## cnn_layer1
module cnn_layer1 (
    input         clk,
    input         rst,
    input  [7:0]  pix_in,
    input         pix_valid,
    output [15:0] mp_out0,
    output        mp_valid0,
    output [15:0] mp_out1,
    output        mp_valid1,
    output [15:0] mp_out2,
    output        mp_valid2
);
For scale: roughly 11000 cells after synthesis, roughly 2300 flip-flops, about 62 I/O pins, about 140000 sq um of cells after synthesis.
==> flow/config.mk <==
export PLATFORM = sky130hd
export DESIGN_NAME = cnn_layer1
export DESIGN_NICKNAME = cnn_layer1
export VERILOG_FILES = /design/flow/design.v
export SDC_FILE = /design/flow/constraint.sdc
export NUM_CORES = 4
export LEC_CHECK = 0
export CAP_MARGIN = 20
export CORE_MARGIN = 2
export CORE_UTILIZATION = 72
export PLACE_DENSITY_LB_ADDON = 0.0
export SETUP_SLACK_MARGIN = 2.05
export SLEW_MARGIN = 20
==> flow/constraint.sdc <==
create_clock -name core_clock -period 6.92 [get_ports {clk}]
set_input_delay 1.3840 -clock core_clock [delete_from_list [all_inputs] [get_ports {clk}]]
set_output_delay 1.3840 -clock core_clock [all_outputs]
set_load 0.01 [all_outputs]
run.sh (not shown) runs the stock make flow with config.mk's settings and CLKGATE_MAP_FILE=.
The baseline did not get past global routing (5_1_grt).
==> next run, changes <==
--- a/flow/config.mk
+++ b/flow/config.mk
@@ -9,5 +9,5 @@
 export CORE_MARGIN = 2
-export CORE_UTILIZATION = 72
-export PLACE_DENSITY_LB_ADDON = 0.0
-export SETUP_SLACK_MARGIN = 2.05
+export CORE_UTILIZATION = 70
+export PLACE_DENSITY = 0.6
+export SETUP_SLACK_MARGIN = 1.5
 export SLEW_MARGIN = 20
==> flow/constraint.sdc (replaced) <==
create_clock -name core_clock -period 10.7 [get_ports {clk}]
set_input_delay 2.1400 -clock core_clock [delete_from_list [all_inputs] [get_ports {clk}]]
set_output_delay 2.1400 -clock core_clock [all_outputs]
set_load 0.01 [all_outputs]
The changed run reached the layout checks and failed them: max-capacitance violations, max-slew violations, negative setup slack.
Area after synthesis is unchanged.
Die size came out higher by a few percent.
Synthesized cell count does not change.
==> next run, changes <==
--- a/flow/config.mk
+++ b/flow/config.mk
@@ -8,6 +8,11 @@
 export CAP_MARGIN = 20
+export CORE_ASPECT_RATIO = 1.3
 export CORE_MARGIN = 2
-export CORE_UTILIZATION = 70
-export PLACE_DENSITY = 0.6
-export SETUP_SLACK_MARGIN = 1.5
-export SLEW_MARGIN = 20
+export CORE_UTILIZATION = 67
+export CTS_CLUSTER_DIAMETER = 32
+export GPL_TIMING_DRIVEN = 1
+export MAX_ROUTING_LAYER = met4
+export MIN_ROUTING_LAYER = met1
+export PLACE_DENSITY_LB_ADDON = 0.01
+export SETUP_SLACK_MARGIN = 2.61
+export SLEW_MARGIN = 35
==> flow/constraint.sdc (replaced) <==
create_clock -name core_clock -period 11.7 [get_ports {clk}]
set_input_delay 2.3400 -clock core_clock [delete_from_list [all_inputs] [get_ports {clk}]]
set_output_delay 2.3400 -clock core_clock [all_outputs]
set_load 0.01 [all_outputs]
With this change the flow finished with timing, DRC and antenna clean.
Hold slack is better by 78 ps.
Wire length came out lower by 1.3%.
Synthesized area stays the same.
Via count decreases by 1.5%.
Cell area increases by 2.4%.
Count of clock-buffer cells in the layout went up by 99.
Final cell count rises by 1.4%.
==> next run, changes <==
--- a/flow/config.mk
+++ b/flow/config.mk
@@ -7,2 +7,3 @@
 export LEC_CHECK = 0
+export ABC_AREA = 1
 export CAP_MARGIN = 20
@@ -10,9 +11,10 @@
 export CORE_MARGIN = 2
-export CORE_UTILIZATION = 67
-export CTS_CLUSTER_DIAMETER = 32
+export CORE_UTILIZATION = 72
+export CTS_CLUSTER_DIAMETER = 228
 export GPL_TIMING_DRIVEN = 1
+export HOLD_SLACK_MARGIN = -0.07
 export MAX_ROUTING_LAYER = met4
 export MIN_ROUTING_LAYER = met1
-export PLACE_DENSITY_LB_ADDON = 0.01
-export SETUP_SLACK_MARGIN = 2.61
+export PLACE_DENSITY_LB_ADDON = 0.03
+export SETUP_SLACK_MARGIN = 3.64
 export SLEW_MARGIN = 35
==> flow/constraint.sdc (replaced) <==
create_clock -name core_clock -period 12.5 [get_ports {clk}]
set_input_delay 2.5000 -clock core_clock [delete_from_list [all_inputs] [get_ports {clk}]]
set_output_delay 2.5000 -clock core_clock [all_outputs]
set_load 0.01 [all_outputs]
Now the flow ended with an error in global routing (5_1_grt).
Synthesized cell count came out higher by about a fifth.
Area after synthesis came out higher by a few percent.
Die area came out lower by a few percent.
==> next run, changes <==
--- a/flow/config.mk
+++ b/flow/config.mk
@@ -7,3 +7,2 @@
 export LEC_CHECK = 0
-export ABC_AREA = 1
 export CAP_MARGIN = 20
@@ -12,9 +11,8 @@
 export CORE_UTILIZATION = 72
-export CTS_CLUSTER_DIAMETER = 228
+export CTS_CLUSTER_DIAMETER = 32
 export GPL_TIMING_DRIVEN = 1
-export HOLD_SLACK_MARGIN = -0.07
 export MAX_ROUTING_LAYER = met4
 export MIN_ROUTING_LAYER = met1
-export PLACE_DENSITY_LB_ADDON = 0.03
-export SETUP_SLACK_MARGIN = 3.64
+export PLACE_DENSITY_LB_ADDON = 0.01
+export SETUP_SLACK_MARGIN = 2.61
 export SLEW_MARGIN = 35
==> flow/constraint.sdc (replaced) <==
create_clock -name core_clock -period 11.7 [get_ports {clk}]
set_input_delay 2.3400 -clock core_clock [delete_from_list [all_inputs] [get_ports {clk}]]
set_output_delay 2.3400 -clock core_clock [all_outputs]
set_load 0.01 [all_outputs]
The changed run ended with an error in global routing (5_1_grt) (GRT-0116); die size decreases by 4.1%; synthesized area is lower by 4.1%; synthesized cell count went down by 18%.

Starting RTL as in the previous note.
export LEC_CHECK = 0
export ABC_AREA = 1
export CAP_MARGIN = 20
export CELL_PAD_IN_SITES_DETAIL_PLACEMENT = 2
export CELL_PAD_IN_SITES_GLOBAL_PLACEMENT = 2
export CORE_ASPECT_RATIO = 1.03
export CORE_MARGIN = 4
export CORE_UTILIZATION = 20
export CTS_CLUSTER_DIAMETER = 32
export GPL_ROUTABILITY_DRIVEN = 0
export GPL_TIMING_DRIVEN = 0
export HOLD_SLACK_MARGIN = -0.04
export MAX_ROUTING_LAYER = met5
export MIN_ROUTING_LAYER = met2
export PLACE_DENSITY_LB_ADDON = 0.01
export SLEW_MARGIN = 35
export TNS_END_PERCENT = 70
create_clock -name core_clock -period 19.1 [get_ports {clk}]
The starting point produced a clean layout.
Rerun with:
- ABC_AREA: 1 -> unset
- CELL_PAD_IN_SITES_DETAIL_PLACEMENT: 2 -> unset
- CELL_PAD_IN_SITES_GLOBAL_PLACEMENT: 2 -> unset
- CORE_ASPECT_RATIO: 1.03 -> 1.3
- CORE_MARGIN: 4 -> 2
- CORE_UTILIZATION: 20 -> 72
- CTS_CLUSTER_SIZE: unset -> 47
- GPL_ROUTABILITY_DRIVEN: 0 -> unset
- GPL_TIMING_DRIVEN: 0 -> 1
- HOLD_SLACK_MARGIN: -0.04 -> unset
- MAX_ROUTING_LAYER: met5 -> met4
- MIN_ROUTING_LAYER: met2 -> met1
- SETUP_SLACK_MARGIN: unset -> 4.44
- TNS_END_PERCENT: 70 -> 5
- clock period: 19.1 -> 15.0 ns (I/O delays scaled with it)
Result: Now the flow failed in 5_1_grt on GRT-0232. Synthesized area goes down by 4.1%. Synthesized cell count goes down by 18%. Die area goes down by 73%.
Rerun with:
- ABC_AREA: unset -> 1
- CELL_PAD_IN_SITES_GLOBAL_PLACEMENT: unset -> 3
- CORE_ASPECT_RATIO: 1.3 -> 0.83
- CORE_MARGIN: 2 -> 7
- CORE_UTILIZATION: 72 -> 20
- CTS_CLUSTER_SIZE: 47 -> unset
- MIN_ROUTING_LAYER: met1 -> met2
- SETUP_SLACK_MARGIN: 4.44 -> unset
- TNS_END_PERCENT: 5 -> unset
- clock period: 15.0 -> 19.1 ns (I/O delays scaled with it)
Effect: The new run went through all stages and came out clean. Synthesized area rises by 4.3%. Die area grows to 3.8 times its value. Synthesized cell count increases by 22%.
Rerun with:
- ABC_AREA: 1 -> unset
- CELL_PAD_IN_SITES_GLOBAL_PLACEMENT: 3 -> unset
- CORE_ASPECT_RATIO: 0.83 -> unset
- CORE_MARGIN: 7 -> 2
- CORE_UTILIZATION: 20 -> 72
- CTS_CLUSTER_DIAMETER: 32 -> unset
- CTS_CLUSTER_SIZE: unset -> 33
- GPL_TIMING_DRIVEN: 1 -> unset
- MAX_ROUTING_LAYER: met4 -> unset
- MIN_ROUTING_LAYER: met2 -> unset
- PLACE_DENSITY_LB_ADDON: 0.01 -> 0.0
- SLEW_MARGIN: 35 -> 20
- clock period: 19.1 -> 6.92 ns (I/O delays scaled with it)
After rerunning: The changed run aborted during 5_1_grt. Synthesized area falls by 4.1%. Die area decreases by 74%. Synthesized cell count shrinks by 18%.
Rerun with:
- ABC_AREA: unset -> 1
- CORE_ASPECT_RATIO: unset -> 0.56
- CORE_UTILIZATION: 72 -> 43
- CTS_CLUSTER_SIZE: 33 -> 45
- GPL_ROUTABILITY_DRIVEN: unset -> 0
- PLACE_DENSITY_LB_ADDON: 0.0 -> unset
- SETUP_SLACK_MARGIN: unset -> 5.0
- TNS_END_PERCENT: unset -> 90
- clock period: 6.92 -> 16.8 ns (I/O delays scaled with it)
Outcome: The new run passed the timing, DRC and antenna checks. Die size went up by 74%. Synthesized cell count rises by 22%. Area after synthesis rose by 4.3%.
Rerun with:
- ABC_AREA: 1 -> unset
- CORE_ASPECT_RATIO: 0.56 -> 1.3
- CORE_UTILIZATION: 43 -> 70
- CTS_CLUSTER_DIAMETER: unset -> 32
- CTS_CLUSTER_SIZE: 45 -> unset
- GPL_ROUTABILITY_DRIVEN: 0 -> unset
- GPL_TIMING_DRIVEN: unset -> 1
- HOLD_SLACK_MARGIN: unset -> -0.07
- MAX_ROUTING_LAYER: unset -> met4
- MIN_ROUTING_LAYER: unset -> met1
- PLACE_DENSITY_LB_ADDON: unset -> 0.01
- SETUP_SLACK_MARGIN: 5.0 -> 4.44
- SLEW_MARGIN: 20 -> 35
- TNS_END_PERCENT: 90 -> unset
- clock period: 16.8 -> 13.0 ns (I/O delays scaled with it)
Final area went up by 2.3%.
Register-to-register slack gets worse by 3700 ps.
Sequential share of layout area went down by 0.93 points.
Synthesized cell count went down by 18%.
Fmax went up by 0.91%.
Setup slack gets worse by 3700 ps.
Cell count went down by 20%.
Via count went down by 1.8%.

birch:
Starting RTL as in the previous note.
make LEC_CHECK=0 ABC_AREA=1 CAP_MARGIN=35 CELL_PAD_IN_SITES_DETAIL_PLACEMENT=2 CELL_PAD_IN_SITES_GLOBAL_PLACEMENT=3 CORE_MARGIN=2 CORE_UTILIZATION=52 CTS_CLUSTER_DIAMETER=204 CTS_CLUSTER_SIZE=31 HOLD_SLACK_MARGIN=0.21 MAX_ROUTING_LAYER=met4 PLACE_DENSITY=0.9 SETUP_SLACK_MARGIN=3.64 SLEW_MARGIN=10 TNS_END_PERCENT=55 finish   # period 14.0 ns
birch: it failed with a tool error in detailed placement, so there are no final results.
### birch -> pine
Settings: a deleted HOLD_SLACK_MARGIN that had been 0.21; a change of SLEW_MARGIN from 10 to 20; an added CORE_ASPECT_RATIO of 0.84; a change of CTS_CLUSTER_DIAMETER from 204 to 303; a change of CELL_PAD_IN_SITES_DETAIL_PLACEMENT from 2 to 1; a deleted CELL_PAD_IN_SITES_GLOBAL_PLACEMENT that had been 3; an added GPL_TIMING_DRIVEN of 1; a change of CTS_CLUSTER_SIZE from 31 to 86; a deleted PLACE_DENSITY that had been 0.9; a change of CORE_UTILIZATION from 52 to 70; a change of CAP_MARGIN from 35 to 20; a deleted TNS_END_PERCENT that had been 55; a deleted MAX_ROUTING_LAYER that had been met4; a change of SETUP_SLACK_MARGIN from 3.64 to 2.37; a change of the clock period (ns, I/O delays scaled along) from 14.0 to 17.6.
==> comparison <==
pine did not finish; the tool stopped in global routing with error GRT-0116. On proportion of synthesized chip area in sequential cells, birch tracks pine almost exactly. Re share of synthesized registers carrying an async set or reset: no difference whatsoever between pine and birch. Comparing birch and pine, die span in y is lower on pine. Final RePlAce weighted congestion | pine below birch. Looking at initial standard-cell utilization of the core across birch and pine, the one that comes out lower is birch. Diff birch -> pine: die outline width dropped 31 um, arithmetic-cell share of the synthesized area counting full adders, half adders and majority gates roughly the same.

run 1:
cnn_layer1 again, from the RTL that the note above started with.
Design cnn_layer1, start of the top module:
module cnn_layer1 (
    input         clk,
    input         rst,
    input  [7:0]  pix_in,
    input         pix_valid,
    output [15:0] mp_out0,
    output        mp_valid0,
    output [15:0] mp_out1,
    output        mp_valid1,
    output [15:0] mp_out2,
    output        mp_valid2
);
clock: 10.6 ns
lec_check: 0
abc_area: 1
cap_margin: 20
core_aspect_ratio: 1.3
core_margin: 2
core_utilization: 72
cts_cluster_diameter: 220
gpl_timing_driven: 1
hold_slack_margin: -0.07
max_routing_layer: met4
min_routing_layer: met1
place_density_lb_addon: 0.03
setup_slack_margin: 4.44
slew_margin: 35
tns_end_percent: 5
Run 1 failed in 5_1_grt with GRT-0116.
## Diff of input files: run 2 against run 1
==> flow/config.mk <==
export PLATFORM = sky130hd
export DESIGN_NAME = cnn_layer1
export DESIGN_NICKNAME = cnn_layer1
export VERILOG_FILES = /design/flow/design.v
export SDC_FILE = /design/flow/constraint.sdc
export NUM_CORES = 4
export LEC_CHECK = 0
export CAP_MARGIN = 20
export CORE_MARGIN = 2
export CORE_UTILIZATION = 40
export PLACE_DENSITY = 0.6
export SLEW_MARGIN = 20
==> flow/constraint.sdc <==
create_clock -name core_clock -period 12.7 [get_ports {clk}]
set_input_delay 2.5400 -clock core_clock [delete_from_list [all_inputs] [get_ports {clk}]]
set_output_delay 2.5400 -clock core_clock [all_outputs]
set_load 0.01 [all_outputs]
Notes after the runs:
- Run 2 went all the way through synthesis, placement and routing and the layout is clean on timing, DRC and antenna.
- Run 2 vs run 1 — synthesized area dropped 4.1%.
- Number of instances in the synthesized netlist: run 2 vs run 1 down about 18%
- Re simple-gate share of the synthesized area: run 1 and run 2 aren't equal, and the higher value belongs to run 1.
- Summary of run 2 over run 1: area share of and-or/or-and cells after synthesis climbed 0.95 points, total cell area reported by yosys after synthesis shrank by 5800 um^2.
- Parity-gate share of the synthesized area counting xor and xnor cells was higher in the run labelled run 2.
- Adder and majority cell fraction of the synthesized area ended up 1.3 points higher on run 2 than on run 1.
- Compared with run 1, run 2 shows a higher maximum root-to-sink buffer count.
- Core footprint of run 2 exceeds that of run 1 by more than half.
- Taking run 1 as the reference, in run 2 full die area moved up, global placement routability congestion moved down.
The inputs of run 3 differ from those of run 2 as listed below.
-- flow/config.mk --
<<< run 2, line 7
export LEC_CHECK = 0
export CAP_MARGIN = 20
export CORE_MARGIN = 2
export CORE_UTILIZATION = 40
export PLACE_DENSITY = 0.6
export SLEW_MARGIN = 20
>>> run 3, line 7
export LEC_CHECK = 0
export ABC_AREA = 1
export CAP_MARGIN = 20
export CORE_MARGIN = 2
export CORE_UTILIZATION = 71
export CTS_CLUSTER_DIAMETER = 393
export CTS_CLUSTER_SIZE = 98
export PLACE_DENSITY = 0.42
export SLEW_MARGIN = 20
==> flow/constraint.sdc <==
create_clock -name core_clock -period 5.88 [get_ports {clk}]
set_input_delay 1.1760 -clock core_clock [delete_from_list [all_inputs] [get_ports {clk}]]
set_output_delay 1.1760 -clock core_clock [all_outputs]
set_load 0.01 [all_outputs]
## What came out
- Tool error GRT-0232 stopped run 3 during 5_1_grt; no final results.
- On level count of the clock H-tree, the higher figure sits with run 2, not run 3.
- Share of the yosys chip area belonging to registers: run 3 < run 2
- Run 3 vs. run 2: area share of and-or/or-and cells after synthesis down 0.95 points; post-synthesis chip area from yosys increased 4.3%; pre-CTS setup slack went down by 5.13 ns; proportion of synthesized area in mux cells dropped 1.4 points; post-synthesis adder-cell area fraction fell 1.3 points.
- Going from run 2 to run 3, synthesized area grew by a few percent.
